==> job 2500: inputs <==
==> flow/design.v <==
`timescale 1ns/1ps
module e0 (x, y);
	input [31:0] x;
	output [31:0] y;
	assign y = {x[1:0],x[31:2]} ^ {x[12:0],x[31:13]} ^ {x[21:0],x[31:22]};
endmodule
module e1 (x, y);
	input [31:0] x;
	output [31:0] y;
	assign y = {x[5:0],x[31:6]} ^ {x[10:0],x[31:11]} ^ {x[24:0],x[31:25]};
endmodule
module ch (x, y, z, o);
	input [31:0] x, y, z;
	output [31:0] o;
	assign o = z ^ (x & (y ^ z));
endmodule
module maj (x, y, z, o);
	input [31:0] x, y, z;
	output [31:0] o;
	assign o = (x & y) | (z & (x | y));
endmodule
module s0 (x, y);
	input [31:0] x;
	output [31:0] y;
	assign y[31:29] = x[6:4] ^ x[17:15];
	assign y[28:0] = {x[3:0], x[31:7]} ^ {x[14:0],x[31:18]} ^ x[31:3];
endmodule
module s1 (x, y);
	input [31:0] x;
	output [31:0] y;
	assign y[31:22] = x[16:7] ^ x[18:9];
	assign y[21:0] = {x[6:0],x[31:17]} ^ {x[8:0],x[31:19]} ^ x[31:10];
endmodule
`timescale 1ns/1ps
module sha256_transform #(
	parameter LOOP = 6'd4
) (
	input clk,
	input feedback,
	input [5:0] cnt,
	input [255:0] rx_state,
	input [511:0] rx_input,
	output reg [255:0] tx_hash
);
	localparam Ks = {
		32'h428a2f98, 32'h71374491, 32'hb5c0fbcf, 32'he9b5dba5,
		32'h3956c25b, 32'h59f111f1, 32'h923f82a4, 32'hab1c5ed5,
		32'hd807aa98, 32'h12835b01, 32'h243185be, 32'h550c7dc3,
		32'h72be5d74, 32'h80deb1fe, 32'h9bdc06a7, 32'hc19bf174,
		32'he49b69c1, 32'hefbe4786, 32'h0fc19dc6, 32'h240ca1cc,
		32'h2de92c6f, 32'h4a7484aa, 32'h5cb0a9dc, 32'h76f988da,
		32'h983e5152, 32'ha831c66d, 32'hb00327c8, 32'hbf597fc7,
		32'hc6e00bf3, 32'hd5a79147, 32'h06ca6351, 32'h14292967,
		32'h27b70a85, 32'h2e1b2138, 32'h4d2c6dfc, 32'h53380d13,
		32'h650a7354, 32'h766a0abb, 32'h81c2c92e, 32'h92722c85,
		32'ha2bfe8a1, 32'ha81a664b, 32'hc24b8b70, 32'hc76c51a3,
		32'hd192e819, 32'hd6990624, 32'hf40e3585, 32'h106aa070,
		32'h19a4c116, 32'h1e376c08, 32'h2748774c, 32'h34b0bcb5,
		32'h391c0cb3, 32'h4ed8aa4a, 32'h5b9cca4f, 32'h682e6ff3,
		32'h748f82ee, 32'h78a5636f, 32'h84c87814, 32'h8cc70208,
		32'h90befffa, 32'ha4506ceb, 32'hbef9a3f7, 32'hc67178f2};
	genvar i;
	generate
		for (i = 0; i < 64/LOOP; i = i + 1) begin : HASHERS
			wire [511:0] W;
			wire [255:0] state;
			if(i == 0)
				sha256_digester U (
					.clk(clk),
					.k(Ks[32*(63-cnt) +: 32]),
					.rx_w(feedback ? W : rx_input),
					.rx_state(feedback ? state : rx_state),
					.tx_w(W),
					.tx_state(state)
				);
			else
				sha256_digester U (
					.clk(clk),
					.k(Ks[32*(63-LOOP*i-cnt) +: 32]),
					.rx_w(feedback ? W : HASHERS[i-1].W),
					.rx_state(feedback ? state : HASHERS[i-1].state),
					.tx_w(W),
					.tx_state(state)
				);
		end
	endgenerate
	always @ (posedge clk)
	begin
		if (!feedback)
		begin
			tx_hash[(((0)+1)*(32)-1):((0)*(32))] <= rx_state[(((0)+1)*(32)-1):((0)*(32))] + HASHERS[64/LOOP-6'd1].state[(((0)+1)*(32)-1):((0)*(32))];
			tx_hash[(((1)+1)*(32)-1):((1)*(32))] <= rx_state[(((1)+1)*(32)-1):((1)*(32))] + HASHERS[64/LOOP-6'd1].state[(((1)+1)*(32)-1):((1)*(32))];
			tx_hash[(((2)+1)*(32)-1):((2)*(32))] <= rx_state[(((2)+1)*(32)-1):((2)*(32))] + HASHERS[64/LOOP-6'd1].state[(((2)+1)*(32)-1):((2)*(32))];
			tx_hash[(((3)+1)*(32)-1):((3)*(32))] <= rx_state[(((3)+1)*(32)-1):((3)*(32))] + HASHERS[64/LOOP-6'd1].state[(((3)+1)*(32)-1):((3)*(32))];
			tx_hash[(((4)+1)*(32)-1):((4)*(32))] <= rx_state[(((4)+1)*(32)-1):((4)*(32))] + HASHERS[64/LOOP-6'd1].state[(((4)+1)*(32)-1):((4)*(32))];
			tx_hash[(((5)+1)*(32)-1):((5)*(32))] <= rx_state[(((5)+1)*(32)-1):((5)*(32))] + HASHERS[64/LOOP-6'd1].state[(((5)+1)*(32)-1):((5)*(32))];
			tx_hash[(((6)+1)*(32)-1):((6)*(32))] <= rx_state[(((6)+1)*(32)-1):((6)*(32))] + HASHERS[64/LOOP-6'd1].state[(((6)+1)*(32)-1):((6)*(32))];
			tx_hash[(((7)+1)*(32)-1):((7)*(32))] <= rx_state[(((7)+1)*(32)-1):((7)*(32))] + HASHERS[64/LOOP-6'd1].state[(((7)+1)*(32)-1):((7)*(32))];
		end
	end
endmodule
module sha256_digester (clk, k, rx_w, rx_state, tx_w, tx_state);
	input clk;
	input [31:0] k;
	input [511:0] rx_w;
	input [255:0] rx_state;
	output reg [511:0] tx_w;
	output reg [255:0] tx_state;
	wire [31:0] e0_w, e1_w, ch_w, maj_w, s0_w, s1_w;
	e0	e0_blk	(rx_state[(((0)+1)*(32)-1):((0)*(32))], e0_w);
	e1	e1_blk	(rx_state[(((4)+1)*(32)-1):((4)*(32))], e1_w);
	ch	ch_blk	(rx_state[(((4)+1)*(32)-1):((4)*(32))], rx_state[(((5)+1)*(32)-1):((5)*(32))], rx_state[(((6)+1)*(32)-1):((6)*(32))], ch_w);
	maj	maj_blk	(rx_state[(((0)+1)*(32)-1):((0)*(32))], rx_state[(((1)+1)*(32)-1):((1)*(32))], rx_state[(((2)+1)*(32)-1):((2)*(32))], maj_w);
	s0	s0_blk	(rx_w[63:32], s0_w);
	s1	s1_blk	(rx_w[479:448], s1_w);
	wire [31:0] t1 = rx_state[(((7)+1)*(32)-1):((7)*(32))] + e1_w + ch_w + rx_w[31:0] + k;
	wire [31:0] t2 = e0_w + maj_w;
	wire [31:0] new_w = s1_w + rx_w[319:288] + s0_w + rx_w[31:0];
	always @ (posedge clk)
	begin
		tx_w[511:480] <= new_w;
		tx_w[479:0] <= rx_w[511:32];
		tx_state[(((7)+1)*(32)-1):((7)*(32))] <= rx_state[(((6)+1)*(32)-1):((6)*(32))];
		tx_state[(((6)+1)*(32)-1):((6)*(32))] <= rx_state[(((5)+1)*(32)-1):((5)*(32))];
		tx_state[(((5)+1)*(32)-1):((5)*(32))] <= rx_state[(((4)+1)*(32)-1):((4)*(32))];
		tx_state[(((4)+1)*(32)-1):((4)*(32))] <= rx_state[(((3)+1)*(32)-1):((3)*(32))] + t1;
		tx_state[(((3)+1)*(32)-1):((3)*(32))] <= rx_state[(((2)+1)*(32)-1):((2)*(32))];
		tx_state[(((2)+1)*(32)-1):((2)*(32))] <= rx_state[(((1)+1)*(32)-1):((1)*(32))];
		tx_state[(((1)+1)*(32)-1):((1)*(32))] <= rx_state[(((0)+1)*(32)-1):((0)*(32))];
		tx_state[(((0)+1)*(32)-1):((0)*(32))] <= t1 + t2;
	end
endmodule
`timescale 1ns/1ps
module fpgaminer_top (clk, rst, midstate, data, mask, golden_nonce, golden_valid);
   parameter LOOP_LOG2 = 5;
   localparam [5:0] LOOP = (6'd1 << LOOP_LOG2);
   localparam [31:0] GOLDEN_NONCE_OFFSET = (32'd1 << (7 - LOOP_LOG2)) + 32'd1;
   input clk;
   input rst;
   input [255:0] midstate;
   input [95:0]  data;
   input [31:0]  mask;
   output reg [31:0] golden_nonce;
   output reg 	     golden_valid;
   reg [255:0] state;
   reg [511:0] data_r;
   reg [31:0]  nonce;
   wire        hash_clk = clk;
   wire [255:0] hash, hash2;
   reg [5:0] 	cnt;
   reg 		feedback;
   sha256_transform #(.LOOP(LOOP)) uut (
					.clk(hash_clk),
					.feedback(feedback),
					.cnt(cnt),
					.rx_state(state),
					.rx_input(data_r),
					.tx_hash(hash)
					);
   sha256_transform #(.LOOP(LOOP)) uut2 (
					 .clk(hash_clk),
					 .feedback(feedback),
					 .cnt(cnt),
					 .rx_state(256'h5be0cd191f83d9ab9b05688c510e527fa54ff53a3c6ef372bb67ae856a09e667),
					 .rx_input({256'h0000010000000000000000000000000000000000000000000000000080000000, hash}),
					 .tx_hash(hash2)
					 );
   reg [255:0] 	midstate_buf, data_buf;
   reg [31:0] 	mask_buf;
   reg 		is_golden_ticket;
   reg 		feedback_d1;
   reg [2:0] 	primed;
   wire [5:0] 	cnt_next;
   wire [31:0] 	nonce_next;
   wire 	feedback_next;
   wire 	reset = rst;
   assign cnt_next =  reset ? 6'd0 : (LOOP == 1) ? 6'd0 : (cnt + 6'd1) & (LOOP-1);
   assign feedback_next = (LOOP == 1) ? 1'b0 : (cnt_next != {(LOOP_LOG2){1'b0}});
   assign nonce_next =
		      reset ? 32'd0 :
		      feedback_next ? nonce : (nonce + 32'd1);
   always @ (posedge hash_clk)
     begin
	midstate_buf <= midstate;
	data_buf <= {160'd0, data};
	mask_buf <= mask;
	cnt <= cnt_next;
	feedback <= feedback_next;
	feedback_d1 <= feedback;
	state <= midstate_buf;
	data_r <= {384'h000002800000000000000000000000000000000000000000000000000000000000000000000000000000000080000000, nonce_next, data_buf[95:0]};
	nonce <= nonce_next;
	if (reset)
	  primed <= 3'd0;
	else if (!feedback_d1 && primed != 3'd6)
	  primed <= primed + 3'd1;
	is_golden_ticket <= ((hash2[255:224] & mask_buf) == 32'h00000000) && !feedback_d1 && (primed == 3'd6) && !reset;
	if(is_golden_ticket)
	  begin
	     if (LOOP == 1)
	       golden_nonce <= nonce - 32'd131;
	     else if (LOOP == 2)
	       golden_nonce <= nonce - 32'd66;
	     else
	       golden_nonce <= nonce - GOLDEN_NONCE_OFFSET;
	  end
	golden_valid <= is_golden_ticket && !reset;
     end
endmodule
==> flow/run.sh <==
#!/bin/bash
# the make line also repeats each setting of config.mk as NAME=value (left out here)
make -C /OpenROAD-flow-scripts/flow DESIGN_CONFIG=/design/flow/config.mk WORK_HOME=/design/flow/orfs CLKGATE_MAP_FILE= finish
==> flow/config.mk <==
export PLATFORM = sky130hd
export DESIGN_NAME = fpgaminer_top
export DESIGN_NICKNAME = fpgaminer_top
export VERILOG_FILES = /design/flow/design.v
export SDC_FILE = /design/flow/constraint.sdc
export NUM_CORES = 4
export LEC_CHECK = 0
export ABC_AREA = 1
export CAP_MARGIN = 20
export CORE_ASPECT_RATIO = 0.99
export CORE_MARGIN = 2
export CORE_UTILIZATION = 72
export CTS_CLUSTER_DIAMETER = 366
export CTS_CLUSTER_SIZE = 13
export MIN_ROUTING_LAYER = met1
export PLACE_DENSITY = 0.78
export SETUP_SLACK_MARGIN = 1.13
export SLEW_MARGIN = 25
==> flow/constraint.sdc <==
create_clock -name core_clock -period 10.8 [get_ports {clk}]
set_input_delay 2.1600 -clock core_clock [delete_from_list [all_inputs] [get_ports {clk}]]
set_output_delay 2.1600 -clock core_clock [all_outputs]
set_load 0.01 [all_outputs]
==> inputs of job 6550, as changes to job 2500 <==
ABC_AREA = not set   (was 1)
CORE_ASPECT_RATIO = not set   (was 0.99)
CORE_UTILIZATION = 45   (was 72)
CTS_CLUSTER_DIAMETER = not set   (was 366)
CTS_CLUSTER_SIZE = not set   (was 13)
MIN_ROUTING_LAYER = not set   (was met1)
PLACE_DENSITY = 0.6   (was 0.78)
SETUP_SLACK_MARGIN = not set   (was 1.13)
SLEW_MARGIN = 20   (was 25)
==> flow/constraint.sdc (replaced) <==
create_clock -name core_clock -period 10.9 [get_ports {clk}]
set_input_delay 2.1800 -clock core_clock [delete_from_list [all_inputs] [get_ports {clk}]]
set_output_delay 2.1800 -clock core_clock [all_outputs]
set_load 0.01 [all_outputs]
==> inputs of job 7286, as changes to job 2500 <==
ABC_AREA = not set   (was 1)
CORE_ASPECT_RATIO = not set   (was 0.99)
CORE_UTILIZATION = 27   (was 72)
CTS_CLUSTER_DIAMETER = not set   (was 366)
CTS_CLUSTER_SIZE = not set   (was 13)
MIN_ROUTING_LAYER = not set   (was met1)
PLACE_DENSITY = 0.6   (was 0.78)
SETUP_SLACK_MARGIN = not set   (was 1.13)
SLEW_MARGIN = 20   (was 25)
==> flow/constraint.sdc (replaced) <==
create_clock -name core_clock -period 10.9 [get_ports {clk}]
set_input_delay 2.1800 -clock core_clock [delete_from_list [all_inputs] [get_ports {clk}]]
set_output_delay 2.1800 -clock core_clock [all_outputs]
set_load 0.01 [all_outputs]
==> comparison <==
Job 2500 ended with an error in global routing (5_1_grt), error GRT-0116. Job 6550 finished clean. Job 7286 completed without violations. In job 7286 the critical path depth is higher than in job 6550, by 3. Wire length: job 6550 is lower than job 7286 (about 8%). Design area: job 7286 is higher than job 6550 (2.7%). Between job 7286 and job 6550, the lower setup slack is in job 6550 (gap 0.27 ns). Of job 7286 and job 6550, job 6550 has the higher core utilization (gap 20 points).
==> figures <==
item	job 7286	job 6550	job 2500
Netlist area before placement	0.189 sq mm	0.189 sq mm	0.195 sq mm
Area share, top type	0.408	0.408	0.396
Gate count after technology mapping	17000	17000	23300
Mean routed wirelength per cell	26.9 microns	28.6 microns	-
Register fraction of the total cell area	0.389	0.399	-
Tally of clock buffers in the finished layout	627	620	-
Outcome	complete, no violations	complete, no violations	stopped before the end
Failing step	-	-	global routing (5_1_grt)
Highest routed metal layer	met5	met5	-
Well-Tap Cells	9270	5520	-
Row count	307	238	189
Vertical die dimension	841 microns	652 microns	521 microns
